==> design.v <==
module alu #(
   parameter N_BITS = 32,
   parameter N_OPCODE = 6
)
(  input [N_BITS-1:0]   i_datoA,
   input [N_BITS-1:0]   i_datoB,
   input [N_OPCODE-1:0] i_opcode,
   output reg  [N_BITS-1:0] o_aluResult,
   output                   o_cero
);
   always @(*) begin
      case(i_opcode)
         6'b000000:  o_aluResult = i_datoA & i_datoB;
         6'b000001:   o_aluResult = i_datoA | i_datoB;
         6'b000010:  o_aluResult = i_datoA + i_datoB;
         6'b000011: o_aluResult = $unsigned(i_datoA) + $unsigned(i_datoB);
         6'b000100:  o_aluResult = ~(i_datoA | i_datoB);
         6'b000101:  begin
                o_aluResult = i_datoA ^ i_datoB; 
                end
         6'b000110:  o_aluResult = i_datoA << i_datoB;
         6'b000111:  o_aluResult = i_datoA >> i_datoB;
         6'b001000:  o_aluResult = i_datoA >>> i_datoB;
         6'b001001: o_aluResult = i_datoB << i_datoA;
         6'b001010: o_aluResult = i_datoB >> i_datoA;
         6'b001011: o_aluResult = i_datoB >>> i_datoA;
         6'b001100: o_aluResult = $unsigned(i_datoA) - $unsigned(i_datoB);
         6'b001101:  o_aluResult = i_datoA - i_datoB;
         6'b001110:  o_aluResult = i_datoA < i_datoB;
         6'b001111:  o_aluResult = i_datoB << 16;
         6'b010000:   o_aluResult = (i_datoA + i_datoB) & 32'h000000ff;
         6'b010001:   o_aluResult = (i_datoA + i_datoB) & 32'h0000ffff;
         6'b010010:  o_aluResult = ($unsigned(i_datoA) + $unsigned(i_datoB)) & 32'h000000ff;
         6'b010011:  o_aluResult = ($unsigned(i_datoA) + $unsigned(i_datoB)) & 32'h0000ffff;
         default: o_aluResult = {N_BITS{1'b0}}; 
      endcase
   end 
   assign o_cero = (o_aluResult == 0);
endmodule
`timescale 1ns / 1ps
module aluControl#(
      parameter N_OPCODE  = 6,
      parameter N_ALUOP = 2
)
(  input  [N_OPCODE-1:0]  i_funct,  
   input  [N_OPCODE-1:0]  i_op,     
   input  [N_ALUOP-1:0] i_aluOp,  
   output reg [N_OPCODE-1:0] o_opcodeAlu
);
   always@(*) begin
      case(i_aluOp)
      2'b00:  
      begin
         case(i_op)  
            6'b100000: o_opcodeAlu = 6'b010000;  
            6'b100001: o_opcodeAlu = 6'b010001;  
            6'b100011: o_opcodeAlu = 6'b010001;  
            6'b100100: o_opcodeAlu = 6'b010010;  
            6'b100101: o_opcodeAlu = 6'b010011;  
            6'b100111: o_opcodeAlu = 6'b000011;  
            6'b101000: o_opcodeAlu = 6'b0;  
            6'b101001: o_opcodeAlu = 6'b0;  
            6'b101011: o_opcodeAlu = 6'b0;  
            default: o_opcodeAlu = {N_OPCODE{1'b1}};   
         endcase
      end
      2'b01:  
      begin
         case(i_op)
            6'b000100,
            6'b000101: o_opcodeAlu = {N_OPCODE{1'b1}};  
            default: o_opcodeAlu = {N_OPCODE{1'b1}};
         endcase
      end
      2'b10:  
      begin
         case(i_funct)  
            6'b100100: o_opcodeAlu = 6'b000000;  
            6'b100101: o_opcodeAlu = 6'b000001;  
            6'b100001: o_opcodeAlu = 6'b000011;  
            6'b100111: o_opcodeAlu = 6'b000100;  
            6'b100110: o_opcodeAlu = 6'b000101;  
            6'b000000: o_opcodeAlu = 6'b000010;  
            6'b000011: o_opcodeAlu = 6'b001000;  
            6'b000100: o_opcodeAlu = 6'b001001;  
            6'b000110: o_opcodeAlu = 6'b001010;  
            6'b000111: o_opcodeAlu = 6'b001010;  
            6'b100011: o_opcodeAlu = 6'b001100;  
            6'b100010: o_opcodeAlu = 6'b001101;  
            6'b101010: o_opcodeAlu = 6'b001110;  
            6'b001000: o_opcodeAlu = {N_OPCODE{1'b1}};  
            6'b001001: o_opcodeAlu = {N_OPCODE{1'b1}};  
            default: o_opcodeAlu = {N_OPCODE{1'b1}};  
         endcase
      end
      2'b11:  
      begin
         case(i_op)  
            6'b001111: o_opcodeAlu = 6'b001111;  
            6'b001000: o_opcodeAlu = 6'b000010;  
            6'b001100: o_opcodeAlu = 6'b000000;  
            6'b001101: o_opcodeAlu = 6'b000001;  
            6'b001110: o_opcodeAlu = 6'b000101;  
            6'b001010: o_opcodeAlu = 6'b001110;  
            default: o_opcodeAlu = {N_OPCODE{1'b1}};  
         endcase
      end
      default: o_opcodeAlu = {N_OPCODE{1'b1}};  
      endcase
   end  
endmodule
`timescale 1ns / 1ps
module fowarding_unit #(
   parameter N_BITS_REG = 6
)
(   
   input  [N_BITS_REG-1:0] i_rt_id,
   input  [N_BITS_REG-1:0] i_rs_id,
   input  [N_BITS_REG-1:0] i_rd_EX_MEM,
   input  i_regWrite_EX_MEM,
   input  [N_BITS_REG-1:0] i_rd_MEM_WB, 
   input  i_regWrite_MEM_WB,
   output reg [1:0] o_forwardA,
   output reg [1:0] o_forwardB
);
   reg [2:0] temp1_EX;   
   reg [2:0] temp2_EX;   
   reg [3:0] temp1_MEM;  
   reg [3:0] temp2_MEM;  
   always @(*) begin 
      o_forwardA = 2'b00;
      o_forwardB = 2'b00;
      temp1_EX = {i_regWrite_EX_MEM, 
                     (i_rd_EX_MEM != 0), 
                     (i_rd_EX_MEM == i_rs_id)};
      temp2_EX = {i_regWrite_EX_MEM, 
                     (i_rd_EX_MEM != 0), 
                     (i_rd_EX_MEM == i_rt_id)};
      if(temp1_EX == 3'b111)
         o_forwardA = 2'b10;  
      if(temp2_EX == 3'b111)
         o_forwardB = 2'b10;  
      temp1_MEM = {i_regWrite_MEM_WB, 
                     (i_rd_MEM_WB != 0),
                  ~(i_regWrite_EX_MEM && (i_rd_EX_MEM != 0) && (i_rd_EX_MEM == i_rs_id)), 
                     (i_rd_MEM_WB == i_rs_id)};
      temp2_MEM = {i_regWrite_MEM_WB, 
                     (i_rd_MEM_WB != 0),
                  ~(i_regWrite_EX_MEM && (i_rd_EX_MEM != 0) && (i_rd_EX_MEM == i_rt_id)), 
                     (i_rd_MEM_WB == i_rt_id)};
      if(temp1_MEM == 4'b1111)
         o_forwardA = 2'b01;  
      if(temp2_MEM == 4'b1111)
         o_forwardB = 2'b01;  
   end 
endmodule
`timescale 1ns / 1ps
module IExecute #(
   parameter N_BITS = 32,
   parameter N_BITS_REG = 5,
   parameter N_OPCODE = 6
)
(  input i_clk, i_reset,
   input  i_exec_mode,
   input  i_step,
   input [1:0] i_aluOP,  
   input i_aluSrc,
   input [N_BITS-1:0] i_datoLeido1,  
   input [N_BITS-1:0] i_datoLeido2,
   input [N_BITS-1:0] i_datoExtSigno,
   input [N_BITS-1:0] i_instruccion,  
   input [N_BITS_REG-1:0] i_rt_id,  
   input [N_BITS_REG-1:0] i_rd_id,  
   input [N_BITS_REG-1:0] i_rt_OR_rd,  
   input [N_BITS_REG-1:0] i_rd_EX_MEM,  
   input [N_BITS_REG-1:0] i_rd_MEM_WB,  
   input [N_BITS_REG-1:0] i_rs_id,      
   input [N_BITS-1:0] i_wbData,
   input [N_BITS-1:0] i_memData,
   input i_memToReg,
   input i_regWrite_EX_MEM,
   input i_regWrite_MEM_WB,
   input [1:0] i_branch,
   input i_memWrite,
   input [1:0]i_memRead,
   input i_regWrite,
   input i_halt,
   output reg [N_BITS-1:0] o_instruccion,
   output reg  o_ceroSignal,
   output reg  [N_BITS-1:0] o_aluResult,
   output reg [N_BITS-1:0] o_datoLeido2,
   output reg [N_BITS_REG-1:0] o_rd_data,  
   output reg [N_BITS_REG-1:0] o_rt_OR_rd,
   output reg o_memToReg,
   output reg [1:0] o_branch,
   output reg o_memWrite,
   output reg o_memRead,
   output reg o_regWrite,
   output reg o_halt
);
   wire  [N_BITS-1:0] w_aluResult;
   wire  w_ceroSignal;
   wire [1:0] w_forwardA;
   wire [1:0] w_forwardB;
   reg [N_BITS-1:0] dato1ALU;  
   reg [N_BITS-1:0] dato2ALU;  
   reg [N_BITS-1:0] dato2_preALU;  
   wire [N_OPCODE-1:0] aluOpcode;  
   reg memToReg;
   reg regWrite_EX_MEM;
   reg regWrite_MEM_WB;
   reg branch;
   reg memWrite;
   reg memRead;
   always @(*)begin  
      case(w_forwardA)
         2'b00: dato1ALU = i_datoLeido1; 
         2'b01: dato1ALU = i_wbData;
         2'b10: dato1ALU = i_memData;
         default: dato1ALU = 32'h00000000;
      endcase
   end 
   always @(*)begin  
      case(w_forwardB)
         2'b00: dato2_preALU = i_datoLeido2; 
         2'b01: dato2_preALU = i_wbData;
         2'b10: dato2_preALU = i_memData;
         default: dato2_preALU = 32'h00000000;
      endcase
   end 
   always @(*)begin  
      case(i_aluSrc)
         1'b0: dato2ALU = dato2_preALU;
         1'b1: dato2ALU = i_datoExtSigno;
         default: dato2ALU = 32'h00000000;
      endcase
   end 
   always@(posedge i_clk) begin: EX_MEM
      if(i_reset) begin
         o_memToReg <= 1'b0;
         o_branch   <= 1'b0;
         o_memWrite <= 1'b0;
         o_memRead  <= 1'b0;
         o_aluResult <= 32'h00000000;
         o_ceroSignal <= 1'b0;
         o_datoLeido2 <= 32'h00000000;
         o_rd_data <= 6'b000000;
         o_rt_OR_rd <= 6'b000000;
         o_regWrite  <= 1'b0;
      end 
      else begin
         if((i_exec_mode == 1'b0 || (i_exec_mode && i_step)))
         begin
            o_instruccion <= i_instruccion;
            o_memToReg <= i_memToReg;
            o_branch   <= i_branch;
            o_memWrite <= i_memWrite;
            o_memRead  <= i_memRead;
            o_aluResult <= w_aluResult;
            o_ceroSignal <= w_ceroSignal;
            o_datoLeido2 <= dato2_preALU; 
            o_rd_data <= i_rd_id; 
            o_rt_OR_rd <= i_rt_OR_rd; 
            o_regWrite  <= i_regWrite;
            o_halt      <= i_halt;
         end
      end 
   end 
   aluControl
   u_aluBlock (
      .i_aluOp(i_aluOP),   
      .i_funct(i_instruccion[5:0]),  
      .i_op(i_instruccion[31:26]),  
      .o_opcodeAlu(aluOpcode)  
   );
   alu
   u_alu_1(
      .i_datoA(dato1ALU),
      .i_datoB(dato2ALU),
      .i_opcode(aluOpcode),
      .o_aluResult(w_aluResult),
      .o_cero(w_ceroSignal)
   );
   fowarding_unit
   u_corto (
      .i_rt_id(i_rt_id),
      .i_rs_id(i_rs_id),
      .i_rd_EX_MEM(i_rd_EX_MEM),
      .i_regWrite_EX_MEM(i_regWrite_EX_MEM),
      .i_rd_MEM_WB(i_rd_MEM_WB),
      .i_regWrite_MEM_WB(i_regWrite_MEM_WB),
      .o_forwardA(w_forwardA),
      .o_forwardB(w_forwardB)
   );
endmodule
==> run.sh <==
#!/bin/bash
# the make line also repeats each setting of config.mk as NAME=value (left out here)
make -C /OpenROAD-flow-scripts/flow DESIGN_CONFIG=/design/flow/config.mk WORK_HOME=/design/flow/orfs CLKGATE_MAP_FILE= finish
==> config.mk <==
export PLATFORM = sky130hd
export DESIGN_NAME = IExecute
export DESIGN_NICKNAME = IExecute
export VERILOG_FILES = /design/flow/design.v
export SDC_FILE = /design/flow/constraint.sdc
export NUM_CORES = 4
export LEC_CHECK = 0
export CAP_MARGIN = 20
export CORE_MARGIN = 2
export CORE_UTILIZATION = 58
export CTS_CLUSTER_DIAMETER = 226
export CTS_CLUSTER_SIZE = 33
export SLEW_MARGIN = 20
==> constraint.sdc <==
create_clock -name core_clock -period 12.0 [get_ports {i_clk}]
set_input_delay 2.4000 -clock core_clock [delete_from_list [all_inputs] [get_ports {i_clk}]]
set_output_delay 2.4000 -clock core_clock [all_outputs]
set_load 0.01 [all_outputs]
==> flow_summary_export.csv, run 1 <==
group,metric,value,unit
status,status,"did not finish",
status,failed_stage,"global routing (5_1_grt)",
status,toolErrorMsg,"[ERROR GRT-0116] Global routing finished with congestion. Check the congestion regions in the DRC Viewer.",
yosys,simple_gate_area_frac,0.265,
yosys,synth.largest_area_cell,"dfxtp_1",
placement,placed_cells,3619,
yosys,top_cells_by_area,"dfxtp_1, ha_1, a21oi_1, nor2_1, nor3_1",
yosys,top_area_frac,0.0817,
yosys,ys_sh_adder,0.0662,
floorplan,fp_util,0.590,
yosys,yosys_cells,2953,
floorplan,die_h,189,um
clock_tree,hold_buffers,0,
placement,io_buffers,351,
clock_tree,cts_resized,0,
floorplan,rows,67,
yosys,syn_area,19800,sq um
yosys,ys_async_sr_fraction,0,
global_route,grt_usage,0.671,
yosys,synth_cell_types,103,
clock_tree,clockBufferDepth,2,
yosys,yosys.area_share.aoi,0.407,
yosys,top_logic_kind,"AND-OR/OR-AND gates",
placement,gp_congestion,1.55,
clock_tree,root_buffer,"clkbuf_16",
yosys,ys_sh_xor,0.0102,
yosys,ys_seq_frac,0.132,
yosys,synthMuxAreaShare,0.0475,
yosys,edf_count,33,
floorplan,die_w,189,um
clock_tree,htreeDepth,4,
placement,dp_hpwl,83400,um
yosys,synthTopCellsByCount,"nor2_1, a21oi_1, nand2_1",
floorplan,io_pins,353,
floorplan,dieArea,35700,sq um
yosys,flop_cell,"dfxtp_1",
yosys,synth_cells,2953,
clock_tree,cts_setup_buffers,0,
clock_tree,cts_buffers,17,
yosys,fp_nets,3295,
global_route,grt-ovfl-total,5,
yosys,synth_area_per_cell,6.72,sq um
yosys,ys_chip_area,19800,sq um
yosys,ys_ff,114,
yosys,yosysWarnings,8,
yosys,top_cell,"nor2_1",
clock_tree,clock-sinks,114,
floorplan,core_area,33600,sq um
## metrics by stage
stage	setup slack, ns	total power (W)	area (sq um)
CTS	1.57	0.00212	24400
global placement	1.42	0.00157	23900
floorplan	3.15	0.00112	19800
detailed placement	1.15	0.00159	23900
## layer usage
layer,GRT usage,overflow
met1,0.694,0
met2,0.832,2
met3,0.542,0
met4,0.566,3
met5,0.257,0
==> run 2: changes to the inputs <==
Settings changed: CORE_UTILIZATION 58 to 64, CTS_CLUSTER_DIAMETER 226 to not set, CTS_CLUSTER_SIZE 33 to 31, HOLD_SLACK_MARGIN set to 0.3, SETUP_SLACK_MARGIN set to 1.8.
Clock period 12.0 ns to 5.96 ns, I/O delays scaled along.
==> flow_summary_export.csv, run 2 <==
group,metric,value,unit
status,status,"did not finish",
status,failed_stage,"detailed placement (3_5_place_dp)",
status,toolErrorMsg,"[ERROR DPL-0038] Utilization greater than 100%, impossible to legalize",
yosys,yosysWarnings,8,
yosys,yosys_cells,2953,
yosys,synthMuxAreaShare,0.0475,
yosys,synth_area_per_cell,6.72,sq um
yosys,synthTopCellsByCount,"nor2_1, a21oi_1, nand2_1",
yosys,ys_seq_frac,0.132,
floorplan,core_area,30600,sq um
yosys,fp_nets,3295,
yosys,ys_async_sr_fraction,0,
floorplan,dieArea,32400,sq um
placement,io_buffers,351,
floorplan,die_w,180,um
yosys,synth_cell_types,103,
yosys,top_cell,"nor2_1",
yosys,edf_count,33,
placement,gp_congestion,1.63,
yosys,top_cells_by_area,"dfxtp_1, ha_1, a21oi_1, nor2_1, nor3_1",
yosys,syn_area,19800,sq um
yosys,synth.largest_area_cell,"dfxtp_1",
yosys,ys_sh_adder,0.0662,
floorplan,fp_util,0.649,
floorplan,die_h,180,um
yosys,ys_sh_xor,0.0102,
yosys,simple_gate_area_frac,0.265,
yosys,flop_cell,"dfxtp_1",
floorplan,io_pins,353,
yosys,yosys.area_share.aoi,0.407,
yosys,top_logic_kind,"AND-OR/OR-AND gates",
yosys,ys_chip_area,19800,sq um
yosys,synth_cells,2953,
floorplan,rows,64,
yosys,ys_ff,114,
yosys,top_area_frac,0.0817,
-- run 2: through the flow --
stage | instance area (sq um) | setup TNS [ns] | setup slack, ns | instances
floorplan | 20200 | -2.34 | -0.678 | 2953
global placement | 31400 | -18.92 | -1.32 | 4528
==> run 3: changes to the inputs <==
Settings changed: CAP_MARGIN 20 to 25, CELL_PAD_IN_SITES_DETAIL_PLACEMENT set to 1, CORE_UTILIZATION 64 to 31, CTS_CLUSTER_DIAMETER set to 39, CTS_CLUSTER_SIZE 31 to not set, HOLD_SLACK_MARGIN 0.3 to not set, MAX_ROUTING_LAYER set to met5, SETUP_SLACK_MARGIN 1.8 to -1.22.
Clock period 5.96 ns to 15.5 ns, I/O delays scaled along.
==> flow_summary_export.csv, run 3 <==
group,metric,value,unit
setup_path,cp-start-kind,"input pin",
yosys,synth.largest_area_cell,"dfxtp_1",
floorplan,die_w,257,um
floorplan,io_pins,353,
clock_tree,clock-sinks,114,
final_timing,period_used_share,0.769,
layout,fin_nets,3561,
yosys,top_area_frac,0.0817,
route,drt_iter0_markers,4104,
yosys,ys_async_sr_fraction,0,
final_timing,whs,0.455,ns
setup_path,worst-r2r-setup-slack,14.71,ns
yosys,synth_cell_types,103,
yosys,ys_sh_xor,0.0102,
pwr,power.share.clock,0.247,
yosys,synth_area_per_cell,6.72,sq um
final_timing,finalSetupViolCount,0,
route,wl_per_cell,37.3,um
pwr,combPwrFrac,0.569,
yosys,top_cell,"nor2_1",
clock_tree,clockBufferDepth,2,
setup_path,crit_arrival,12.32,ns
setup_path,worst-path-max-fanout,35,
yosys,synthMuxAreaShare,0.0475,
final_timing,tns,0,ns
flow_run,tool_warnings,95,
route,drc_errors,0,
pwr,power-top-group,"combinational logic",
flow_run,cap_violations,0,
yosys,ys_ff,114,
hold_path,hold_start,"o_rd_data[4]$_SDFFE_PP0N_",
status,status,"complete, no violations",
pwr,cellLeakagePower,8.91,nW
yosys,synth_cells,2953,
setup_path,worstReg2RegStart,"o_aluResult[6]$_SDFFE_PP0N_",
clock_tree,hold_buffers,0,
final_timing,finClkSkew,0,ns
final_timing,fin_crit,11.91,ns
placement,pre_cts_ws,3.40,ns
clock_tree,cts_buffers,17,
floorplan,core_area,63200,sq um
global_route,grt-ovfl-total,0,
layout,area.growth.synth_to_final,27.6,%
final_timing,slew_headroom,0.163,
setup_path,cp-endpoint,"o_ceroSignal$_SDFFE_PP0N_",
final_timing,timing.fmax,0.0839,GHz
pwr,pg_seq,0.000343,W
layout,stdcell_count,4083,
clock_tree,root_buffer,"clkbuf_16",
setup_path,setup.worst_path.class,"input pin to flip-flop",
clock_tree,insertion_delay,0.50,ns
global_route,grt_start_max_net_pins,75,
yosys,simple_gate_area_frac,0.265,
yosys,syn_area,19800,sq um
placement,gp_congestion,1.12,
route,vias,28900,
global_route,grt_pass1_wl,213000,um
setup_path,cp-end-kind,"flip-flop",
global_route,antenna_found_initial,11,
layout,postLayoutCoreUtil,0.401,
yosys,flop_cell,"dfxtp_1",
yosys,edf_count,33,
route,viasPerCell,7.07,
setup_path,cp_top_family,"AND-OR/OR-AND gates",
yosys,yosysWarnings,8,
route,wl_met1,57300,um
setup_path,worst_r2r_path_depth,2,
placement,io_buffers,351,
yosys,ys_sh_adder,0.0662,
final_timing,worst_slew_pin_slew,1.25,ns
setup_path,crit_start,"i_rd_EX_MEM[2]",
setup_path,crit_top_cell,"nand4_1",
pwr,comb_power,0.00107,W
hold_path,holdPathStages,2,
setup_path,required,15.90,ns
yosys,ys_seq_frac,0.132,
global_route,grt_pass1_vias,27800,
yosys,yosys_cells,2953,
pwr,power.internal,0.000926,W
pwr,switching_power,0.000948,W
route,highest_layer,"met5",
pwr,clk-power,0.000464,W
floorplan,rows,92,
floorplan,die_h,257,um
route,drt_first_pass_iters,9,
pwr,seq_power_share,0.183,
setup_path,slowest_stage,"a21oi_1",
yosys,ys_chip_area,19800,sq um
route,wl_met3,18300,um
clock_tree,clk_pin_slew,0.07,ns
pwr,switching_share,0.506,
yosys,synthTopCellsByCount,"nor2_1, a21oi_1, nand2_1",
global_route,grt_usage,0.446,
placement,placed_cells,4044,
clock_tree,cts_resized,0,
yosys,top_cells_by_area,"dfxtp_1, ha_1, a21oi_1, nor2_1, nor3_1",
setup_path,slowest_delay,0.84,ns
setup_path,cp_num_buf_inv,4,
route,drt-total-wl,152000,um
hold_path,whs_endpoint,"o_rd_data[4]$_SDFFE_PP0N_",
clock_tree,htreeDepth,4,
clock_tree,cts_tree,"built",
pwr,powerDensity,74.0,nW/um^2
final_timing,hold_viol_final,0,
final_timing,fin_ws,3.59,ns
final_timing,slew_violations,0,
pwr,ir_drop,0.0890,mV
hold_path,holdCritPathClass,"flip-flop to flip-flop",
yosys,yosys.area_share.aoi,0.407,
floorplan,fp_util,0.314,
route,dr_wl_met2,62700,um
placement,dp_hpwl,118000,um
setup_path,worstReg2RegEnd,"o_aluResult[6]$_SDFFE_PP0N_",
final_timing,grt_setup_unrepaired,"false",
yosys,fp_nets,3295,
setup_path,path_depth,27,
floorplan,dieArea,66100,sq um
clock_tree,cts_setup_buffers,0,
yosys,top_logic_kind,"AND-OR/OR-AND gates",
route,antenna_left,0,
-- run 3: metal layers --
layer	track usage	vias up
li1	-	12000
met1	0.537	14100
met2	0.655	2157
met3	0.148	598
met4	0.335	8
met5	0	-
-- run 3: per-stage QoR --
stage,power (W),instance area [sq um]
3_5_place_dp,0.00135,24600
3_3_place_gp,0.00134,24600
4_1_cts,0.00182,25200
5_1_grt,0.00192,25300
6_report,0.00187,25300
2_1_floorplan,0.000868,19800
-- run 3: layout make-up --
cell class / count / area [sq um]
inverter: 103 / 387
fill: 7904 / 37900
sequential: 114 / 2610
tap: 846 / 1060
clock buffer: 18 / 450
antenna: 5 / 12.5
clock inverter: 14 / 168
multi-input combinational: 2485 / 16000
timing repair buffer: 498 / 4610
==> run 4: changes to the inputs <==
Settings changed: CAP_MARGIN 25 to 20, CELL_PAD_IN_SITES_DETAIL_PLACEMENT 1 to not set, CORE_UTILIZATION 31 to 45, CTS_CLUSTER_DIAMETER 39 to not set, MAX_ROUTING_LAYER met5 to not set, SETUP_SLACK_MARGIN -1.22 to 1.74.
Clock period 15.5 ns to 6.14 ns, I/O delays scaled along.
==> flow_summary_export.csv, run 4 <==
group,metric,value,unit
yosys,yosys.area_share.aoi,0.407,
yosys,yosysWarnings,8,
global_route,grt-ovfl-total,1,
floorplan,rows,76,
yosys,ys_seq_frac,0.132,
yosys,synth.largest_area_cell,"dfxtp_1",
placement,dp_hpwl,111000,um
yosys,synth_cell_types,103,
yosys,ys_async_sr_fraction,0,
yosys,flop_cell,"dfxtp_1",
yosys,ys_sh_xor,0.0102,
yosys,synth_area_per_cell,6.72,sq um
yosys,top_area_frac,0.0817,
yosys,synth_cells,2953,
yosys,edf_count,33,
yosys,top_cells_by_area,"dfxtp_1, ha_1, a21oi_1, nor2_1, nor3_1",
floorplan,die_w,214,um
status,toolErrorMsg,"[ERROR GRT-0232] Routing congestion too high. Check the congestion heatmap in the GUI.",
yosys,ys_chip_area,19800,sq um
floorplan,fp_util,0.459,
yosys,fp_nets,3295,
placement,gp_congestion,1.49,
yosys,ys_sh_adder,0.0662,
placement,postPlaceCellArea,32000,sq um
floorplan,die_h,214,um
floorplan,dieArea,45800,sq um
status,status,"did not finish",
clock_tree,clockBufferDepth,2,
yosys,simple_gate_area_frac,0.265,
placement,io_buffers,351,
floorplan,io_pins,353,
global_route,grt_usage,0.740,
yosys,yosys_cells,2953,
clock_tree,root_buffer,"clkbuf_16",
yosys,synthTopCellsByCount,"nor2_1, a21oi_1, nand2_1",
yosys,synthMuxAreaShare,0.0475,
clock_tree,htreeDepth,4,
floorplan,core_area,43300,sq um
yosys,top_cell,"nor2_1",
clock_tree,cts_buffers,17,
yosys,ys_ff,114,
yosys,top_logic_kind,"AND-OR/OR-AND gates",
clock_tree,clock-sinks,114,
status,failed_stage,"global routing (5_1_grt)",
yosys,syn_area,19800,sq um
-- run 4: routing by layer --
| layer | global-route usage | overflow |
|---|---|---|
| met4 | 0.700 | 0 |
| met2 | 0.896 | 1 |
| met3 | 0.613 | 0 |
| met5 | 0.416 | 0 |
| met1 | 0.736 | 0 |
-- run 4: what timing repair did --
item                       CTS
cloned                       7
resized                    483
hold buffers                 0
pin swaps                  156
setup buffers               88
setup endpoints to repair   33
-- run 4: metrics by stage --
step	setup WS, ns	instances	util	total power [W]	TNS [ns]
after CTS	-0.157	4893	0.817	0.00535	-0.286
after detailed placement	-1.72	4766	0.740	0.00403	-27.87
after global placement	-1.53	4766	0.740	0.00397	-24.05
after floorplan	-0.534	2953	-	0.00224	-1.19
==> run 5: changes to the inputs <==
Settings changed: CORE_UTILIZATION 45 to 67, CTS_CLUSTER_SIZE set to 31, HOLD_SLACK_MARGIN set to -0.09, SETUP_SLACK_MARGIN 1.74 to not set.
Clock period 6.14 ns to 9.18 ns, I/O delays scaled along.
==> flow_summary_export.csv, run 5 <==
group,metric,value,unit
yosys,ys_seq_frac,0.132,
placement,dp_hpwl,84700,um
clock_tree,cts_setup_buffers,0,
global_route,grt-ovfl-total,143,
yosys,syn_area,19800,sq um
clock_tree,root_buffer,"clkbuf_16",
clock_tree,cts_resized,0,
floorplan,rows,63,
yosys,ys_async_sr_fraction,0,
placement,gp_congestion,1.64,
yosys,synthMuxAreaShare,0.0475,
yosys,yosys.area_share.aoi,0.407,
yosys,synth_area_per_cell,6.72,sq um
yosys,top_area_frac,0.0817,
floorplan,io_pins,353,
floorplan,die_h,176,um
placement,placed_cells,3606,
floorplan,die_w,176,um
status,status,"did not finish",
global_route,grt_usage,0.770,
yosys,ys_sh_adder,0.0662,
yosys,synth_cells,2953,
yosys,top_logic_kind,"AND-OR/OR-AND gates",
yosys,ys_ff,114,
status,failed_stage,"global routing (5_1_grt)",
yosys,synth_cell_types,103,
yosys,yosysWarnings,8,
yosys,top_cell,"nor2_1",
placement,postPlaceCellArea,24100,sq um
yosys,ys_sh_xor,0.0102,
yosys,synth.largest_area_cell,"dfxtp_1",
yosys,top_cells_by_area,"dfxtp_1, ha_1, a21oi_1, nor2_1, nor3_1",
yosys,simple_gate_area_frac,0.265,
clock_tree,clockBufferDepth,2,
clock_tree,htreeDepth,4,
yosys,ys_chip_area,19800,sq um
floorplan,dieArea,31000,sq um
floorplan,fp_util,0.675,
yosys,flop_cell,"dfxtp_1",
clock_tree,clock-sinks,114,
yosys,yosys_cells,2953,
placement,io_buffers,351,
yosys,synthTopCellsByCount,"nor2_1, a21oi_1, nand2_1",
clock_tree,hold_buffers,0,
status,toolErrorMsg,"[ERROR GRT-0116] Global routing finished with congestion. Check the congestion regions in the DRC Viewer.",
clock_tree,cts_buffers,17,
yosys,fp_nets,3295,
yosys,edf_count,33,
floorplan,core_area,29400,sq um
## run 5: routing by layer
metal  global-route usage  GRT overflow
met2                0.924            72
met4                0.735            45
met1                0.774            11
met3                0.628            14
met5                0.417             1
## run 5: stage by stage
step	setup slack (ns)	power, W	util
4_1_cts	0.0646	0.00286	0.841
2_1_floorplan	0.895	0.00147	-
3_5_place_dp	-0.178	0.00211	0.820
3_3_place_gp	0.174	0.00206	0.820
==> run 6: changes to the inputs <==
Settings changed: CAP_MARGIN 20 to 40, CELL_PAD_IN_SITES_DETAIL_PLACEMENT set to 0, CORE_ASPECT_RATIO set to 0.94, CORE_UTILIZATION 67 to 72, CTS_CLUSTER_SIZE 31 to 81, HOLD_SLACK_MARGIN -0.09 to not set, MAX_ROUTING_LAYER set to met4, MIN_ROUTING_LAYER set to met1, PLACE_DENSITY_LB_ADDON set to 0.01, SETUP_SLACK_MARGIN set to 1.66, SLEW_MARGIN 20 to 25, TNS_END_PERCENT set to 50.
Clock period 9.18 ns to 5.67 ns, I/O delays scaled along.
==> flow_summary_export.csv, run 6 <==
group,metric,value,unit
status,status,"did not finish",
status,failed_stage,"global placement (3_3_place_gp)",
status,toolErrorMsg,"[ERROR FLW-0024] Place density exceeds 1.0 (current PLACE_DENSITY_LB_ADDON =  0.01). Please check if the value of  PLACE_DENSITY_LB_ADDON is between 0 and 0.99.",
yosys,ys_sh_adder,0.0662,
yosys,top_area_frac,0.0817,
floorplan,core_area,26900,sq um
yosys,ys_ff,114,
yosys,synth_cells,2953,
yosys,flop_cell,"dfxtp_1",
yosys,synth.largest_area_cell,"dfxtp_1",
floorplan,fp_util,0.737,
yosys,yosys_cells,2953,
floorplan,rows,58,
yosys,ys_sh_xor,0.0102,
yosys,top_cells_by_area,"dfxtp_1, ha_1, a21oi_1, nor2_1, nor3_1",
yosys,synth_area_per_cell,6.72,sq um
yosys,ys_seq_frac,0.132,
yosys,ys_async_sr_fraction,0,
yosys,ys_chip_area,19800,sq um
yosys,yosysWarnings,8,
yosys,top_cell,"nor2_1",
yosys,synth_cell_types,103,
yosys,fp_nets,3295,
floorplan,io_pins,353,
yosys,simple_gate_area_frac,0.265,
floorplan,die_h,165,um
floorplan,die_w,175,um
yosys,edf_count,33,
yosys,syn_area,19800,sq um
yosys,synthTopCellsByCount,"nor2_1, a21oi_1, nand2_1",
floorplan,dieArea,28900,sq um
yosys,yosys.area_share.aoi,0.407,
yosys,synthMuxAreaShare,0.0475,
yosys,top_logic_kind,"AND-OR/OR-AND gates",
==> run 7: changes to the inputs <==
Settings changed: CAP_MARGIN 40 to 20, CORE_ASPECT_RATIO 0.94 to 0.85, CORE_UTILIZATION 72 to 31, CTS_CLUSTER_SIZE 81 to 80, PLACE_DENSITY set to 0.48, PLACE_DENSITY_LB_ADDON 0.01 to not set, SETUP_SLACK_MARGIN 1.66 to 2.24, TNS_END_PERCENT 50 to 35.
Clock period 5.67 ns to 8.01 ns, I/O delays scaled along.
==> flow_summary_export.csv, run 7 <==
group,metric,value,unit
status,status,"complete, no violations",
final_timing,fin_ws,0.706,ns
yosys,ys_async_sr_fraction,0,
yosys,flop_cell,"dfxtp_1",
pwr,combPwrFrac,0.650,
flow_run,tool_warnings,100,
yosys,ys_seq_frac,0.132,
yosys,synthTopCellsByCount,"nor2_1, a21oi_1, nand2_1",
global_route,grt_pass1_wl,227000,um
pwr,switching_power,0.00209,W
setup_path,worst-path-max-fanout,4,
setup_path,crit_top_cell,"buf_4",
yosys,edf_count,33,
final_timing,fin_crit,7.30,ns
yosys,synth.largest_area_cell,"dfxtp_1",
route,drt_first_pass_iters,10,
route,drc_errors,0,
pwr,pg_seq,0.000665,W
clock_tree,clock-sinks,114,
setup_path,cp-endpoint,"o_ceroSignal$_SDFFE_PP0N_",
clock_tree,cts_buffers,17,
setup_path,worstReg2RegEnd,"o_aluResult[9]$_SDFFE_PP0N_",
route,wl_met3,23700,um
yosys,yosys.area_share.aoi,0.407,
route,vias,32200,
route,drt-total-wl,165000,um
setup_path,required,8.40,ns
final_timing,slew_violations,0,
final_timing,slew_headroom,0.269,
floorplan,die_h,237,um
route,drt_iter0_markers,5357,
yosys,top_cells_by_area,"dfxtp_1, ha_1, a21oi_1, nor2_1, nor3_1",
setup_path,cp_num_buf_inv,10,
setup_path,cp_top_family,"AND-OR/OR-AND gates",
pwr,comb_power,0.00287,W
yosys,synth_cells,2953,
layout,fin_nets,4229,
route,viasPerCell,6.78,
yosys,synth_area_per_cell,6.72,sq um
pwr,ir_drop,0.120,mV
clock_tree,cts_tree,"built",
yosys,synth_cell_types,103,
pwr,power.internal,0.00232,W
setup_path,setup.worst_path.class,"input pin to flip-flop",
pwr,switching_share,0.474,
placement,dp_hpwl,134000,um
placement,gp_congestion,1.20,
yosys,top_area_frac,0.0817,
placement,pre_cts_ws,-0.623,ns
final_timing,finalSetupViolCount,0,
hold_path,hold_start,"o_rt_OR_rd[4]$_SDFFE_PP0N_",
pwr,power-top-group,"combinational logic",
route,wl_met1,64600,um
clock_tree,insertion_delay,0.47,ns
clock_tree,clk_pin_slew,0.07,ns
route,highest_layer,"met4",
global_route,grt_usage,0.493,
yosys,ys_sh_adder,0.0662,
pwr,power.share.clock,0.199,
floorplan,dieArea,66100,sq um
route,dr_wl_met2,63900,um
yosys,top_cell,"nor2_1",
final_timing,hold_viol_final,0,
setup_path,cp-start-kind,"input pin",
setup_path,crit_arrival,7.69,ns
setup_path,crit_start,"i_rd_MEM_WB[2]",
setup_path,cp-end-kind,"flip-flop",
final_timing,worst_slew_pin_slew,1.10,ns
floorplan,core_area,63300,sq um
route,wl_per_cell,34.8,um
setup_path,slowest_stage,"or4_4",
clock_tree,htreeDepth,4,
yosys,ys_sh_xor,0.0102,
flow_run,cap_violations,0,
final_timing,finClkSkew,0,ns
final_timing,whs,0.451,ns
floorplan,fp_util,0.314,
final_timing,period_used_share,0.912,
pwr,clk-power,0.000880,W
clock_tree,root_buffer,"clkbuf_16",
pwr,powerDensity,133,nW/um^2
hold_path,holdCritPathClass,"flip-flop to flip-flop",
setup_path,worst_r2r_path_depth,2,
yosys,yosysWarnings,8,
global_route,grt_start_max_net_pins,83,
setup_path,worst-r2r-setup-slack,7.20,ns
layout,postLayoutCoreUtil,0.525,
global_route,grt-ovfl-total,0,
route,antenna_left,0,
pwr,power,0.00442,W
floorplan,die_w,278,um
floorplan,io_pins,353,
yosys,top_logic_kind,"AND-OR/OR-AND gates",
yosys,simple_gate_area_frac,0.265,
setup_path,path_depth,32,
final_timing,grt_setup_unrepaired,"true",
yosys,yosys_cells,2953,
hold_path,whs_endpoint,"o_rt_OR_rd[4]$_SDFFE_PP0N_",
clock_tree,clockBufferDepth,2,
hold_path,holdPathStages,2,
floorplan,rows,85,
global_route,grt_pass1_vias,29800,
clock_tree,hold_buffers,0,
final_timing,timing.fmax,0.137,GHz
placement,io_buffers,351,
pwr,seq_power_share,0.151,
global_route,antenna_found_initial,18,
pwr,cellLeakagePower,13.0,nW
yosys,syn_area,19800,sq um
yosys,ys_ff,114,
setup_path,worstReg2RegStart,"o_aluResult[9]$_SDFFE_PP0N_",
yosys,fp_nets,3295,
yosys,synthMuxAreaShare,0.0475,
layout,area.growth.synth_to_final,67.4,%
yosys,ys_chip_area,19800,sq um
setup_path,slowest_delay,0.57,ns
==> run 7: per-layer routing <==
metal  up-vias  track usage
met5         -            -
met4         0        0.290
met3       651        0.197
met2      2565        0.666
met1     15600        0.611
li1      13400            -
==> run 7: per-stage QoR <==
step / instances / instance area (sq um) / setup TNS [ns]
after floorplan: 2953 / 20100 / 0
after global placement: 4577 / 29100 / -1.17
after detailed placement: 4577 / 29100 / -1.29
after CTS: 4681 / 32100 / 0
after global routing: 4743 / 33200 / 0
final: 4744 / 33200 / 0
==> run 7: cell type report <==
class / instances / area [sq um]
clock inverter: 14 / 190
multi-input combinational: 2486 / 18100
antenna: 18 / 45.0
timing repair buffer: 1165 / 10300
clock buffer: 18 / 450
inverter: 103 / 392
fill: 6207 / 30100
tap: 826 / 1030
sequential: 114 / 2610
==> run 7: what timing repair did <==
action                     in CTS  in global routing
resized                       395                162
pin swaps                     127                 71
cloned                          1                  0
buffers inserted               71                 44
setup endpoints to repair      33                 33
==> run 8: changes to the inputs <==
Settings changed: CORE_UTILIZATION 31 to 71, SETUP_SLACK_MARGIN 2.24 to not set.
Clock period 8.01 ns to 6.82 ns, I/O delays scaled along.
==> flow_summary_export.csv, run 8 <==
group,metric,value,unit
status,toolErrorMsg,"[ERROR DPL-0038] Utilization greater than 100%, impossible to legalize",
floorplan,die_w,185,um
floorplan,rows,56,
yosys,top_logic_kind,"AND-OR/OR-AND gates",
yosys,flop_cell,"dfxtp_1",
yosys,top_cells_by_area,"dfxtp_1, ha_1, a21oi_1, nor2_1, nor3_1",
yosys,top_area_frac,0.0817,
yosys,synthMuxAreaShare,0.0475,
yosys,ys_sh_adder,0.0662,
yosys,yosys_cells,2953,
yosys,ys_ff,114,
yosys,ys_chip_area,19800,sq um
yosys,yosysWarnings,8,
yosys,synth_cells,2953,
yosys,synthTopCellsByCount,"nor2_1, a21oi_1, nand2_1",
yosys,fp_nets,3295,
yosys,ys_sh_xor,0.0102,
yosys,synth.largest_area_cell,"dfxtp_1",
placement,io_buffers,351,
yosys,synth_area_per_cell,6.72,sq um
yosys,top_cell,"nor2_1",
yosys,ys_async_sr_fraction,0,
floorplan,fp_util,0.721,
floorplan,core_area,27500,sq um
yosys,yosys.area_share.aoi,0.407,
floorplan,io_pins,353,
yosys,edf_count,33,
yosys,simple_gate_area_frac,0.265,
status,failed_stage,"detailed placement (3_5_place_dp)",
yosys,synth_cell_types,103,
floorplan,dieArea,29300,sq um
placement,gp_congestion,1.70,
yosys,syn_area,19800,sq um
status,status,"did not finish",
yosys,ys_seq_frac,0.132,
floorplan,die_h,158,um
==> run 8: metrics by stage <==
step	TNS, ns	area (sq um)	std cells
after floorplan	-0.00271	20100	2953
after global placement	-5.29	28700	4173
==> run 9: changes to the inputs <==
Settings changed: CELL_PAD_IN_SITES_DETAIL_PLACEMENT 0 to not set, CORE_ASPECT_RATIO 0.85 to not set, CORE_UTILIZATION 71 to 64, CTS_CLUSTER_SIZE 80 to 31, MAX_ROUTING_LAYER met4 to not set, MIN_ROUTING_LAYER met1 to not set, PLACE_DENSITY 0.48 to not set, SETUP_SLACK_MARGIN set to 1.86, SLEW_MARGIN 25 to 20, TNS_END_PERCENT 35 to not set.
Clock period 6.82 ns to 5.98 ns, I/O delays scaled along.
==> flow_summary_export.csv, run 9 <==
group,metric,value,unit
floorplan,die_w,180,um
yosys,ys_ff,114,
yosys,top_logic_kind,"AND-OR/OR-AND gates",
yosys,syn_area,19800,sq um
yosys,simple_gate_area_frac,0.265,
yosys,synth_cells,2953,
floorplan,die_h,180,um
floorplan,fp_util,0.649,
yosys,top_area_frac,0.0817,
status,toolErrorMsg,"[ERROR DPL-0038] Utilization greater than 100%, impossible to legalize",
yosys,ys_seq_frac,0.132,
placement,gp_congestion,1.63,
yosys,yosys_cells,2953,
yosys,edf_count,33,
yosys,yosysWarnings,8,
yosys,flop_cell,"dfxtp_1",
yosys,synth_area_per_cell,6.72,sq um
status,status,"did not finish",
yosys,ys_sh_xor,0.0102,
yosys,ys_chip_area,19800,sq um
yosys,ys_async_sr_fraction,0,
floorplan,core_area,30600,sq um
yosys,fp_nets,3295,
yosys,synth_cell_types,103,
yosys,synth.largest_area_cell,"dfxtp_1",
floorplan,io_pins,353,
floorplan,rows,64,
floorplan,dieArea,32400,sq um
yosys,top_cell,"nor2_1",
yosys,yosys.area_share.aoi,0.407,
yosys,synthMuxAreaShare,0.0475,
yosys,synthTopCellsByCount,"nor2_1, a21oi_1, nand2_1",
yosys,ys_sh_adder,0.0662,
yosys,top_cells_by_area,"dfxtp_1, ha_1, a21oi_1, nor2_1, nor3_1",
placement,io_buffers,351,
status,failed_stage,"detailed placement (3_5_place_dp)",
[run 9: stage by stage]
| stage | total power [W] | setup WS (ns) | hold slack [ns] | cell area, sq um | TNS (ns) |
|---|---|---|---|---|---|
| after floorplan | 0.00230 | -0.662 | 0.476 | 20200 | -2.22 |
| after global placement | 0.00392 | -1.34 | 0.437 | 31400 | -18.35 |
==> run 10: changes to the inputs <==
Settings changed: CORE_UTILIZATION 64 to 40, CTS_CLUSTER_DIAMETER set to 230, CTS_CLUSTER_SIZE 31 to 33, PLACE_DENSITY_LB_ADDON set to 0.04, SETUP_SLACK_MARGIN 1.86 to not set.
Clock period 5.98 ns to 12.0 ns, I/O delays scaled along.
==> flow_summary_export.csv, run 10 <==
group,metric,value,unit
clock_tree,hold_buffers,0,
placement,dp_hpwl,105000,um
route,drt_iter0_markers,5529,
global_route,grt_pass1_vias,26600,
yosys,ys_sh_adder,0.0662,
setup_path,worst-path-max-fanout,31,
yosys,ys_ff,114,
floorplan,dieArea,51400,sq um
yosys,ys_sh_xor,0.0102,
global_route,grt_usage,0.510,
clock_tree,cts_setup_buffers,0,
global_route,antenna_found_initial,11,
yosys,fp_nets,3295,
setup_path,required,12.41,ns
pwr,combPwrFrac,0.561,
yosys,synthTopCellsByCount,"nor2_1, a21oi_1, nand2_1",
setup_path,slowest_stage,"a311oi_1",
route,drc_errors,0,
final_timing,period_used_share,0.887,
pwr,power.share.clock,0.253,
placement,gp_congestion,1.23,
pwr,pg_seq,0.000443,W
pwr,switching_share,0.494,
yosys,top_cells_by_area,"dfxtp_1, ha_1, a21oi_1, nor2_1, nor3_1",
route,drt-total-wl,135000,um
yosys,synth_cell_types,103,
clock_tree,clock-sinks,114,
final_timing,grt_setup_unrepaired,"false",
flow_run,tool_warnings,95,
hold_path,holdPathStages,2,
pwr,power-top-group,"combinational logic",
final_timing,timing.fmax,0.0940,GHz
setup_path,slowest_delay,1.04,ns
pwr,seq_power_share,0.186,
route,antenna_left,0,
final_timing,finalSetupViolCount,0,
setup_path,setup.worst_path.class,"input pin to flip-flop",
yosys,ys_chip_area,19800,sq um
final_timing,worst_slew_pin_slew,1.30,ns
pwr,ir_drop,0.0872,mV
pwr,powerDensity,95.0,nW/um^2
clock_tree,root_buffer,"clkbuf_16",
pwr,power,0.00238,W
clock_tree,htreeDepth,4,
setup_path,cp-endpoint,"o_ceroSignal$_SDFFE_PP0N_",
clock_tree,clk_pin_slew,0.06,ns
setup_path,crit_arrival,11.05,ns
route,wl_per_cell,34.5,um
setup_path,worst_r2r_path_depth,2,
route,drt_first_pass_iters,10,
final_timing,finClkSkew,0,ns
clock_tree,clockBufferDepth,2,
placement,io_buffers,351,
yosys,ys_seq_frac,0.132,
setup_path,cp-start-kind,"input pin",
yosys,yosys.area_share.aoi,0.407,
yosys,synth_area_per_cell,6.72,sq um
final_timing,slew_violations,0,
yosys,synthMuxAreaShare,0.0475,
final_timing,slew_headroom,0.130,
hold_path,whs_endpoint,"o_rd_data[2]$_SDFFE_PP0N_",
setup_path,worst-r2r-setup-slack,11.25,ns
hold_path,hold_start,"o_rd_data[2]$_SDFFE_PP0N_",
pwr,cellLeakagePower,8.89,nW
pwr,comb_power,0.00133,W
hold_path,holdCritPathClass,"flip-flop to flip-flop",
floorplan,rows,81,
yosys,edf_count,33,
final_timing,whs,0.452,ns
layout,fin_nets,3560,
pwr,switching_power,0.00117,W
layout,area.growth.synth_to_final,26.1,%
route,viasPerCell,7.47,
global_route,grt-ovfl-total,0,
yosys,synth_cells,2953,
status,status,"complete, no violations",
setup_path,cp_num_buf_inv,4,
setup_path,cp-end-kind,"flip-flop",
yosys,syn_area,19800,sq um
setup_path,worstReg2RegStart,"o_aluResult[18]$_SDFFE_PP0N_",
yosys,synth.largest_area_cell,"dfxtp_1",
global_route,grt_start_max_net_pins,75,
setup_path,worstReg2RegEnd,"o_aluResult[18]$_SDFFE_PP0N_",
final_timing,hold_viol_final,0,
route,vias,29100,
flow_run,cap_violations,0,
floorplan,fp_util,0.405,
yosys,flop_cell,"dfxtp_1",
floorplan,io_pins,353,
clock_tree,cts_tree,"built",
yosys,ys_async_sr_fraction,0,
yosys,yosysWarnings,8,
pwr,power.internal,0.00120,W
yosys,yosys_cells,2953,
global_route,grt_pass1_wl,189000,um
pwr,clk-power,0.000600,W
yosys,top_area_frac,0.0817,
clock_tree,cts_resized,0,
floorplan,die_w,227,um
setup_path,cp_top_family,"AND-OR/OR-AND gates",
final_timing,fin_crit,10.64,ns
clock_tree,insertion_delay,0.50,ns
final_timing,tns,0,ns
floorplan,core_area,49000,sq um
yosys,top_logic_kind,"AND-OR/OR-AND gates",
setup_path,crit_top_cell,"buf_4",
floorplan,die_h,227,um
clock_tree,cts_buffers,17,
setup_path,crit_start,"i_rd_MEM_WB[4]",
yosys,simple_gate_area_frac,0.265,
yosys,top_cell,"nor2_1",
setup_path,path_depth,25,
-- run 10: layout make-up --
type / count / area, sq um
Fill cell: 4857 / 23900
Multi-Input combinational cell: 2485 / 16000
Timing Repair Buffer: 497 / 4600
Sequential cell: 114 / 2610
Tap cell: 664 / 831
Clock buffer: 21 / 483
Inverter: 103 / 387
Clock inverter: 11 / 138
Antenna cell: 5 / 12.5
-- run 10: metrics by stage --
step	setup WS, ns	cells	area (sq um)	utilization
2_1_floorplan	3.15	2953	19800	-
3_3_place_gp	1.46	3862	24400	0.498
3_5_place_dp	1.36	3862	24400	0.498
4_1_cts	1.82	3894	25000	0.510
5_1_grt	1.30	3895	25000	0.511
6_report	1.36	3900	25000	0.511
-- run 10: layer usage --
metal	part of all wire	global-route usage	vias to the layer above
met1	0.36	0.618	13700
met4	0.094	0.379	10
met3	0.16	0.225	724
met5	0.00054	0	-
met2	0.39	0.705	2736
li1	-	-	12000
==> run 11: changes to the inputs <==
Settings changed: CORE_UTILIZATION 40 to 45, CTS_CLUSTER_DIAMETER 230 to not set, CTS_CLUSTER_SIZE 33 to not set, PLACE_DENSITY_LB_ADDON 0.04 to not set, SETUP_SLACK_MARGIN set to 1.61.
Clock period 12.0 ns to 6.2 ns, I/O delays scaled along.
==> flow_summary_export.csv, run 11 <==
group,metric,value,unit
yosys,synthTopCellsByCount,"nor2_1, a21oi_1, nand2_1",
yosys,edf_count,33,
floorplan,die_h,214,um
floorplan,rows,76,
yosys,ys_async_sr_fraction,0,
clock_tree,clock-sinks,114,
placement,placed_cells,4759,
status,status,"did not finish",
yosys,top_cell,"nor2_1",
floorplan,io_pins,353,
yosys,ys_sh_adder,0.0662,
yosys,top_area_frac,0.0817,
yosys,synth_cells,2953,
yosys,ys_seq_frac,0.132,
clock_tree,htreeDepth,4,
yosys,syn_area,19800,sq um
yosys,fp_nets,3295,
yosys,synth.largest_area_cell,"dfxtp_1",
floorplan,die_w,214,um
placement,gp_congestion,1.49,
yosys,yosys_cells,2953,
status,toolErrorMsg,"[ERROR GRT-0232] Routing congestion too high. Check the congestion heatmap in the GUI.",
yosys,simple_gate_area_frac,0.265,
placement,dp_hpwl,111000,um
yosys,flop_cell,"dfxtp_1",
clock_tree,clockBufferDepth,2,
yosys,synthMuxAreaShare,0.0475,
floorplan,core_area,43300,sq um
clock_tree,hold_buffers,0,
yosys,synth_cell_types,103,
clock_tree,root_buffer,"clkbuf_16",
floorplan,fp_util,0.459,
clock_tree,cts_buffers,17,
global_route,grt_usage,0.802,
yosys,synth_area_per_cell,6.72,sq um
status,failed_stage,"global routing (5_1_grt)",
placement,io_buffers,351,
global_route,grt-ovfl-total,155,
yosys,yosys.area_share.aoi,0.407,
yosys,top_logic_kind,"AND-OR/OR-AND gates",
floorplan,dieArea,45800,sq um
yosys,ys_sh_xor,0.0102,
yosys,ys_ff,114,
yosys,ys_chip_area,19800,sq um
yosys,top_cells_by_area,"dfxtp_1, ha_1, a21oi_1, nor2_1, nor3_1",
yosys,yosysWarnings,8,
## run 11: stage by stage
stage,util,setup slack (ns),area (sq um)
after global placement,0.738,-1.53,31900
after detailed placement,0.738,-1.63,31900
after floorplan,-,-0.486,20200
after CTS,0.827,-0.0401,35800
## run 11: repair_timing
| action | CTS |
|---|---|
| pin swaps | 184 |
| cloned | 6 |
| endpoints found under the setup margin | 33 |
| resized | 567 |
| buffers inserted | 110 |
## run 11: routing by layer
layer  GRT usage  overflow
met5       0.430         0
met4       0.781        57
met3       0.693        17
met2       0.937        76
met1       0.798         5
==> run 12: changes to the inputs <==
Settings changed: CELL_PAD_IN_SITES_DETAIL_PLACEMENT set to 0, CORE_ASPECT_RATIO set to 0.94, CORE_UTILIZATION 45 to 71, CTS_CLUSTER_SIZE set to 81, MAX_ROUTING_LAYER set to met4, MIN_ROUTING_LAYER set to met1, PLACE_DENSITY_LB_ADDON set to 0.01, SETUP_SLACK_MARGIN 1.61 to 1.66, SLEW_MARGIN 20 to 25, TNS_END_PERCENT set to 50.
Clock period 6.2 ns to 5.88 ns, I/O delays scaled along.
==> flow_summary_export.csv, run 12 <==
group,metric,value,unit
floorplan,die_w,176,um
yosys,synth_cells,2953,
yosys,top_area_frac,0.0817,
yosys,yosys_cells,2953,
placement,io_buffers,351,
floorplan,die_h,166,um
yosys,ys_sh_adder,0.0662,
yosys,top_logic_kind,"AND-OR/OR-AND gates",
yosys,yosys.area_share.aoi,0.407,
yosys,flop_cell,"dfxtp_1",
placement,gp_congestion,1.69,
yosys,yosysWarnings,8,
floorplan,dieArea,29300,sq um
yosys,synth.largest_area_cell,"dfxtp_1",
status,failed_stage,"detailed placement (3_5_place_dp)",
floorplan,core_area,27600,sq um
yosys,simple_gate_area_frac,0.265,
yosys,top_cells_by_area,"dfxtp_1, ha_1, a21oi_1, nor2_1, nor3_1",
floorplan,fp_util,0.719,
yosys,ys_sh_xor,0.0102,
yosys,syn_area,19800,sq um
yosys,synth_area_per_cell,6.72,sq um
floorplan,rows,59,
yosys,synthMuxAreaShare,0.0475,
floorplan,io_pins,353,
yosys,ys_seq_frac,0.132,
yosys,fp_nets,3295,
yosys,synthTopCellsByCount,"nor2_1, a21oi_1, nand2_1",
yosys,ys_ff,114,
yosys,top_cell,"nor2_1",
yosys,ys_chip_area,19800,sq um
status,status,"did not finish",
yosys,edf_count,33,
yosys,ys_async_sr_fraction,0,
yosys,synth_cell_types,103,
status,toolErrorMsg,"[ERROR DPL-0038] Utilization greater than 100%, impossible to legalize",
==> run 12: per-stage QoR <==
stage / cells / setup slack, ns
floorplan: 2953 / -0.747
global placement: 4478 / -1.42
==> run 13: changes to the inputs <==
Settings changed: ABC_AREA set to 1, CELL_PAD_IN_SITES_DETAIL_PLACEMENT 0 to not set, CORE_ASPECT_RATIO 0.94 to not set, CORE_UTILIZATION 71 to 40, CTS_CLUSTER_DIAMETER set to 374, CTS_CLUSTER_SIZE 81 to 97, MAX_ROUTING_LAYER met4 to not set, MIN_ROUTING_LAYER met1 to not set, PLACE_DENSITY_LB_ADDON 0.01 to not set, SETUP_SLACK_MARGIN 1.66 to 1.95, SLEW_MARGIN 25 to 20, TNS_END_PERCENT 50 to 10.
Clock period 5.88 ns to 6.62 ns, I/O delays scaled along.
==> flow_summary_export.csv, run 13 <==
group,metric,value,unit
final_timing,finClkSkew,0,ns
global_route,grt-ovfl-total,0,
yosys,ys_async_sr_fraction,0,
yosys,top_cells_by_area,"nand2_1, nand3_1, dfxtp_1, ha_1, o21ai_0",
setup_path,slowest_stage,"a221oi_4",
pwr,clk-power,0.000946,W
pwr,powerDensity,155,nW/um^2
clock_tree,hold_buffers,0,
floorplan,io_pins,353,
yosys,ys_chip_area,20000,sq um
global_route,grt_start_max_net_pins,81,
hold_path,holdCritPathClass,"flip-flop to flip-flop",
final_timing,slew_headroom,0.350,
pwr,seq_power_share,0.176,
pwr,comb_power,0.00285,W
yosys,synth_area_per_cell,5.34,sq um
final_timing,worst_slew_pin_slew,0.964,ns
yosys,synth_cells,3743,
setup_path,path_depth,37,
setup_path,required,7.04,ns
yosys,edf_count,33,
route,drt_first_pass_iters,6,
clock_tree,root_buffer,"clkbuf_16",
global_route,antenna_found_initial,2,
flow_run,cap_violations,0,
yosys,syn_area,20000,sq um
placement,postPlaceCellArea,27600,sq um
route,drt_iter0_markers,3127,
route,drt-total-wl,111000,um
setup_path,crit_top_cell,"nand2_1",
final_timing,finalSetupViolCount,0,
yosys,synthMuxAreaShare,0.000501,
pwr,power-top-group,"combinational logic",
setup_path,slowest_delay,0.31,ns
clock_tree,cts_buffers,17,
placement,dp_hpwl,91200,um
flow_run,tool_warnings,98,
setup_path,cp-endpoint,"o_ceroSignal$_SDFFE_PP0N_",
setup_path,crit_start,"i_rd_EX_MEM[0]",
clock_tree,clock-sinks,114,
clock_tree,cts_tree,"built",
clock_tree,clockBufferDepth,2,
floorplan,core_area,49200,sq um
yosys,synth_cell_types,66,
setup_path,cp-start-kind,"input pin",
layout,area.growth.synth_to_final,48.4,%
pwr,combPwrFrac,0.618,
yosys,yosys_cells,3743,
yosys,synthTopCellsByCount,"nand2_1, nand3_1, nor2_1",
final_timing,tns,0,ns
global_route,grt_usage,0.421,
final_timing,period_used_share,0.892,
setup_path,crit_arrival,6.32,ns
floorplan,die_h,228,um
clock_tree,insertion_delay,0.47,ns
setup_path,setup.worst_path.class,"input pin to flip-flop",
route,vias,28500,
pwr,cellLeakagePower,15.1,nW
layout,fin_nets,4818,
yosys,ys_sh_xor,0.0114,
route,drc_errors,0,
clock_tree,clk_pin_slew,0.07,ns
clock_tree,htreeDepth,4,
floorplan,dieArea,51800,sq um
pwr,pg_seq,0.000811,W
pwr,power.share.clock,0.206,
global_route,grt_pass1_vias,25800,
status,status,"complete, no violations",
global_route,grt_pass1_wl,161000,um
yosys,ys_ff,114,
setup_path,worst_r2r_path_depth,2,
setup_path,worst-r2r-setup-slack,5.78,ns
setup_path,worst-path-max-fanout,6,
hold_path,hold_start,"o_datoLeido2[25]$_SDFFE_PP0N_",
setup_path,worstReg2RegEnd,"o_datoLeido2[8]$_SDFFE_PP0N_",
yosys,simple_gate_area_frac,0.502,
final_timing,whs,0.469,ns
hold_path,whs_endpoint,"o_datoLeido2[25]$_SDFFE_PP0N_",
route,viasPerCell,5.52,
route,antenna_left,0,
pwr,switching_power,0.00213,W
placement,gp_congestion,1.09,
route,wl_per_cell,21.6,um
yosys,ys_sh_adder,0.0652,
floorplan,die_w,228,um
hold_path,holdPathStages,2,
setup_path,cp_num_buf_inv,12,
setup_path,cp_top_family,"simple AND/OR/NAND/NOR gates",
floorplan,rows,81,
yosys,top_logic_kind,"simple AND/OR/NAND/NOR gates",
floorplan,fp_util,0.407,
layout,design_area,29700,sq um
yosys,yosysWarnings,8,
pwr,power.internal,0.00247,W
setup_path,worstReg2RegStart,"o_datoLeido2[8]$_SDFFE_PP0N_",
pwr,switching_share,0.463,
final_timing,timing.fmax,0.169,GHz
yosys,top_cell,"nand2_1",
yosys,fp_nets,4085,
final_timing,fin_crit,5.90,ns
yosys,synth.largest_area_cell,"nand2_1",
yosys,top_area_frac,0.290,
yosys,ys_seq_frac,0.131,
yosys,flop_cell,"dfxtp_1",
pwr,ir_drop,0.200,mV
yosys,yosys.area_share.aoi,0.180,
placement,io_buffers,351,
setup_path,cp-end-kind,"flip-flop",
final_timing,grt_setup_unrepaired,"true",
final_timing,slew_violations,0,
final_timing,hold_viol_final,0,
[run 13: through the flow]
step,instances,utilization,worst slack (ns),power [W]
after global placement,5070,0.562,-0.731,0.00338
after floorplan,3743,-,1.31,0.00207
after global routing,5154,0.603,0.516,0.00483
after detailed placement,5070,0.562,-0.769,0.00337
final,5154,0.603,0.717,0.00460
after CTS,5135,0.592,0.710,0.00445
[run 13: area by class of cell]
class | instances | area [sq um]
clock buffer | 17 | 425
sequential | 114 | 2610
clock inverter | 15 | 160
inverter | 298 | 1140
timing repair buffer | 928 | 8170
multi-input combinational | 3117 | 16300
fill | 5001 | 19500
antenna | 1 | 2.50
tap | 664 | 831
[run 13: metal layers]
layer  track usage  up-vias  part of all wire
met1         0.533    13000              0.40
met4         0.234        0             0.064
li1              -    13700                 -
met3        0.0923      280             0.096
met2         0.662     1440              0.44
met5             0        -                 0
[run 13: timing repair]
item / in CTS / in global routing
setup endpoints to repair: 33 / 33
resized: 209 / 135
pin swaps: 79 / 83
setup buffers: 33 / 18
==> run 14: changes to the inputs <==
Settings changed: ABC_AREA 1 to not set, CELL_PAD_IN_SITES_DETAIL_PLACEMENT set to 0, CORE_ASPECT_RATIO set to 0.85, CORE_UTILIZATION 40 to 71, CTS_CLUSTER_DIAMETER 374 to not set, CTS_CLUSTER_SIZE 97 to 80, MAX_ROUTING_LAYER set to met4, MIN_ROUTING_LAYER set to met1, PLACE_DENSITY_LB_ADDON set to 0.02, SETUP_SLACK_MARGIN 1.95 to -0.35, SLEW_MARGIN 20 to 25, TNS_END_PERCENT 10 to 35.
Clock period 6.62 ns to 3.63 ns, I/O delays scaled along.
==> flow_summary_export.csv, run 14 <==
group,metric,value,unit
status,status,"did not finish",
floorplan,io_pins,353,
yosys,yosys_cells,2953,
yosys,synth_area_per_cell,6.72,sq um
yosys,synth.largest_area_cell,"dfxtp_1",
status,failed_stage,"detailed placement (3_5_place_dp)",
floorplan,rows,56,
floorplan,die_w,185,um
yosys,yosys.area_share.aoi,0.407,
floorplan,dieArea,29300,sq um
yosys,ys_sh_adder,0.0662,
placement,io_buffers,351,
status,toolErrorMsg,"[ERROR DPL-0038] Utilization greater than 100%, impossible to legalize",
yosys,yosysWarnings,8,
yosys,top_logic_kind,"AND-OR/OR-AND gates",
yosys,synth_cell_types,103,
yosys,edf_count,33,
placement,gp_congestion,1.67,
yosys,ys_chip_area,19800,sq um
floorplan,die_h,158,um
yosys,ys_async_sr_fraction,0,
yosys,ys_sh_xor,0.0102,
yosys,top_area_frac,0.0817,
yosys,synthMuxAreaShare,0.0475,
yosys,ys_ff,114,
yosys,synth_cells,2953,
floorplan,core_area,27500,sq um
yosys,synthTopCellsByCount,"nor2_1, a21oi_1, nand2_1",
yosys,ys_seq_frac,0.132,
yosys,top_cell,"nor2_1",
yosys,flop_cell,"dfxtp_1",
yosys,top_cells_by_area,"dfxtp_1, ha_1, a21oi_1, nor2_1, nor3_1",
yosys,syn_area,19800,sq um
floorplan,fp_util,0.721,
yosys,fp_nets,3295,
yosys,simple_gate_area_frac,0.265,
## run 14: per-stage QoR
step | std cells | TNS [ns] | power (W) | setup slack (ns)
floorplan | 2953 | -52.72 | 0.00377 | -2.55
global placement | 4556 | -80.15 | 0.00643 | -3.23
==> run 15: changes to the inputs <==
Settings changed: CORE_ASPECT_RATIO 0.85 to 1.74, CORE_UTILIZATION 71 to 40, PLACE_DENSITY_LB_ADDON 0.02 to not set, SETUP_SLACK_MARGIN -0.35 to 2.24.
Clock period 3.63 ns to 8.01 ns, I/O delays scaled along.
==> flow_summary_export.csv, run 15 <==
group,metric,value,unit
yosys,synth_cells,2953,
yosys,ys_sh_adder,0.0662,
status,toolErrorMsg,"[ERROR GRT-0116] Global routing finished with congestion. Check the congestion regions in the DRC Viewer.",
floorplan,io_pins,353,
global_route,grt-ovfl-total,346,
clock_tree,htreeDepth,4,
placement,gp_congestion,1.35,
yosys,synth.largest_area_cell,"dfxtp_1",
status,status,"did not finish",
global_route,grt_usage,0.688,
yosys,ys_async_sr_fraction,0,
floorplan,rows,107,
placement,dp_hpwl,117000,um
yosys,top_cells_by_area,"dfxtp_1, ha_1, a21oi_1, nor2_1, nor3_1",
yosys,yosysWarnings,8,
yosys,ys_sh_xor,0.0102,
yosys,synthTopCellsByCount,"nor2_1, a21oi_1, nand2_1",
yosys,flop_cell,"dfxtp_1",
yosys,fp_nets,3295,
yosys,yosys.area_share.aoi,0.407,
yosys,top_logic_kind,"AND-OR/OR-AND gates",
floorplan,fp_util,0.405,
clock_tree,root_buffer,"clkbuf_16",
yosys,synth_area_per_cell,6.72,sq um
floorplan,die_w,173,um
placement,placed_cells,4249,
yosys,edf_count,33,
yosys,yosys_cells,2953,
yosys,top_area_frac,0.0817,
clock_tree,clock-sinks,114,
status,failed_stage,"global routing (5_1_grt)",
floorplan,die_h,298,um
yosys,simple_gate_area_frac,0.265,
yosys,syn_area,19800,sq um
placement,io_buffers,351,
floorplan,dieArea,51500,sq um
clock_tree,clockBufferDepth,2,
yosys,top_cell,"nor2_1",
clock_tree,cts_buffers,17,
yosys,ys_chip_area,19800,sq um
yosys,ys_seq_frac,0.132,
yosys,synthMuxAreaShare,0.0475,
yosys,synth_cell_types,103,
yosys,ys_ff,114,
floorplan,core_area,49000,sq um
## run 15: what timing repair did
item / CTS
setup buffers: 84
pin swaps: 105
endpoints found under the setup margin: 33
cloned: 4
resized: 354
hold buffers: 0
## run 15: per-stage QoR
step	worst slack [ns]	total power (W)	cell area (sq um)	hold slack, ns
4_1_cts	0.995	0.00388	30400	0.451
3_5_place_dp	-0.695	0.00283	27600	0.442
3_3_place_gp	-0.572	0.00281	27600	0.438
2_1_floorplan	0.956	0.00171	20100	0.476
## run 15: layer usage
metal	overflow	global-route usage
met1	4	0.659
met2	224	0.899
met3	5	0.460
met4	113	0.674
met5	-	-
Power is estimated from default activity; no workload was simulated.
